==> 08-26: inputs <==
## processing_fsm
module processing_fsm(clock, reset, start_signal, size, done, 
                            buf_0_write_en, buf_1_write_en, error_buf_write_en,
                            buf_0_w_data, buf_1_w_data, error_mem_w_data,
                            buf_0_r_data, buf_1_r_data, error_mem_r_data,
                            buf_0_addr, buf_1_addr, error_mem_addr, buf_sel);
    input clock;
    input reset;
    input start_signal;
    input size;
    output reg done;
    output reg buf_0_write_en;
    output reg buf_1_write_en;
    output error_buf_write_en; 
    output reg [7:0] buf_0_w_data;
    output reg [7:0] buf_1_w_data;
    output [15:0] error_mem_w_data; 
    input  [7:0] buf_0_r_data;
    input  [7:0] buf_1_r_data;
    input  [15:0] error_mem_r_data; 
    output reg [15:0] buf_0_addr;
    output reg [15:0] buf_1_addr;
    output reg [15:0] error_mem_addr; 
    output reg buf_sel;
    assign error_buf_write_en = 1'b0;
    assign error_mem_w_data = 16'b0;
    parameter PIXEL_OFFSET = 1'b1, LINE_OFFSET = 9'd256, LINE_MAX = 8'd239, PIXELS_PER_LINE = 9'd256;
    parameter MAX_ADDRESS = 18'd61439;
    parameter
        WAIT              = 5'b00000,
        LOAD_MID_ERR      = 5'b00001,
        LOAD_BTM_ERR      = 5'b00010,
        CHECK_PACKET_ERR  = 5'b00011,
        NW_PIXEL          = 5'b00100,
        NORTH_PIXEL       = 5'b00101,
        NE_PIXEL          = 5'b00110,
        WEST_PIXEL        = 5'b00111,
        EAST_PIXEL        = 5'b01000,
        SW_PIXEL          = 5'b01001,
        SOUTH_PIXEL       = 5'b01010,
        SE_PIXEL          = 5'b01011,
        MEM_WAIT_1        = 5'b01100,
        MEM_WAIT_2        = 5'b01101,
        MEM_WAIT_3        = 5'b01110,
        SUM               = 5'b01111,
        WRITE_RESULT      = 5'b10000,
        DONE              = 5'b10001;
    reg [7:0] nw_pixel;
    reg [7:0] n_pixel;
    reg [7:0] ne_pixel;
    reg [7:0] w_pixel;
    reg [7:0] e_pixel;
    reg [7:0] sw_pixel;
    reg [7:0] s_pixel;
    reg [7:0] se_pixel;
    reg init;
    reg [15:0] pixel_address;
    reg [10:0] sum; 
    reg [15:0] err_buf_top;
    reg [15:0] err_buf_mid;
    reg [15:0] err_buf_btm;
    reg [1:0] channel_count;
  ...
export LEC_CHECK = 0
export CAP_MARGIN = 5
export CELL_PAD_IN_SITES_DETAIL_PLACEMENT = 1
export CELL_PAD_IN_SITES_GLOBAL_PLACEMENT = 0
export CORE_MARGIN = 2
export CORE_UTILIZATION = 39
export CTS_CLUSTER_DIAMETER = 120
export GPL_TIMING_DRIVEN = 0
export MIN_ROUTING_LAYER = met2
export PLACE_DENSITY = 0.54
export SETUP_SLACK_MARGIN = 0.81
export SLEW_MARGIN = 35
create_clock -name core_clock -period 3.33 [get_ports {clock}]
run.sh (not shown) runs the stock make flow with config.mk's settings and CLKGATE_MAP_FILE=.
==> 12-27: changes against 08-26 <==
Settings changed: CAP_MARGIN 5 to 20, CELL_PAD_IN_SITES_DETAIL_PLACEMENT 1 to not set, CELL_PAD_IN_SITES_GLOBAL_PLACEMENT 0 to not set, CORE_UTILIZATION 39 to 72, CTS_CLUSTER_DIAMETER 120 to 355, GPL_TIMING_DRIVEN 0 to not set, HOLD_SLACK_MARGIN set to 0.29, MIN_ROUTING_LAYER met2 to not set, PLACE_DENSITY 0.54 to 0.79, SETUP_SLACK_MARGIN 0.81 to -0.42, SLEW_MARGIN 35 to 20.
==> flow/constraint.sdc (replaced) <==
create_clock -name core_clock -period 4.19 [get_ports {clock}]
set_input_delay 0.8380 -clock core_clock [delete_from_list [all_inputs] [get_ports {clock}]]
set_output_delay 0.8380 -clock core_clock [all_outputs]
set_load 0.01 [all_outputs]
==> 12-25: changes against 08-26 <==
Settings changed: CAP_MARGIN 5 to 0, CELL_PAD_IN_SITES_DETAIL_PLACEMENT 1 to not set, CELL_PAD_IN_SITES_GLOBAL_PLACEMENT 0 to not set, CORE_UTILIZATION 39 to 72, CTS_CLUSTER_DIAMETER 120 to not set, CTS_CLUSTER_SIZE set to 15, GPL_TIMING_DRIVEN 0 to not set, MIN_ROUTING_LAYER met2 to not set, PLACE_DENSITY 0.54 to not set, PLACE_DENSITY_LB_ADDON set to 0.02, SETUP_SLACK_MARGIN 0.81 to 0.68, SLEW_MARGIN 35 to 40.
==> flow/constraint.sdc (replaced) <==
create_clock -name core_clock -period 4.71 [get_ports {clock}]
set_input_delay 0.9420 -clock core_clock [delete_from_list [all_inputs] [get_ports {clock}]]
set_output_delay 0.9420 -clock core_clock [all_outputs]
set_load 0.01 [all_outputs]
==> results <==
- 12-25 ran to the end with violations: negative setup slack. 08-26 finished but fails on negative setup slack. 12-27 finished with negative setup slack left.
- Hold slack: 12-25 < 08-26 < 12-27.
- Die area is the same in 12-25 and 12-27.
- In 12-25 the count of clock-buffer cells in the layout is lower than in 12-27, by 2.
- The lowest register-to-register slack belongs to 08-26, the highest to 12-25.
- Global-route usage, lowest first: 12-25, 08-26, 12-27.
- Clock skew: 08-26 is higher than 12-25 (22 ps).
- Fmax, lowest first: 08-26, 12-27, 12-25.
- Sequential cell count is the same in 12-25 and 12-27.
==> figures <==
Status: 08-26 failed layout checks; 12-25 failed layout checks; 12-27 failed layout checks
Violated checks: 08-26 negative setup slack; 12-25 negative setup slack; 12-27 negative setup slack
Pin count of the biggest net entering global routing: 08-26 77; 12-25 71; 12-27 87
Seq/total area: 08-26 0.2122; 12-25 0.2397; 12-27 0.2323
Vias per std cell: 08-26 7.674; 12-25 6.487; 12-27 6.526
Maximum cell stage delay along the critical path: 08-26 520 ps; 12-25 540 ps; 12-27 540 ps
DR WL met3: 08-26 31940 µm; 12-25 4855 µm; 12-27 5616 µm
Req. time, crit path: 08-26 3810 ps; 12-25 5160 ps; 12-27 4650 ps
Routed length per instance: 08-26 24.31 µm; 12-25 22.61 µm; 12-27 23.04 µm
Util after Layout: 08-26 0.5038; 12-25 0.8246; 12-27 0.8497
Rel. slew slack: 08-26 0.3109; 12-25 0.3989; 12-27 0.3409
Largest clock skew in the final design: 08-26 35.86 ps; 12-25 13.61 ps; 12-27 16.46 ps
Met2 layer usage reported by global route: 08-26 0.5063; 12-25 0.6649; 12-27 0.6902
Post-layout instance area: 08-26 29570 µm²; 12-25 26020 µm²; 12-27 26810 µm²
Post-CTS setup buffer count: 08-26 115; 12-25 4; 12-27 2
Diode count: 08-26 7; 12-25 1; 12-27 1
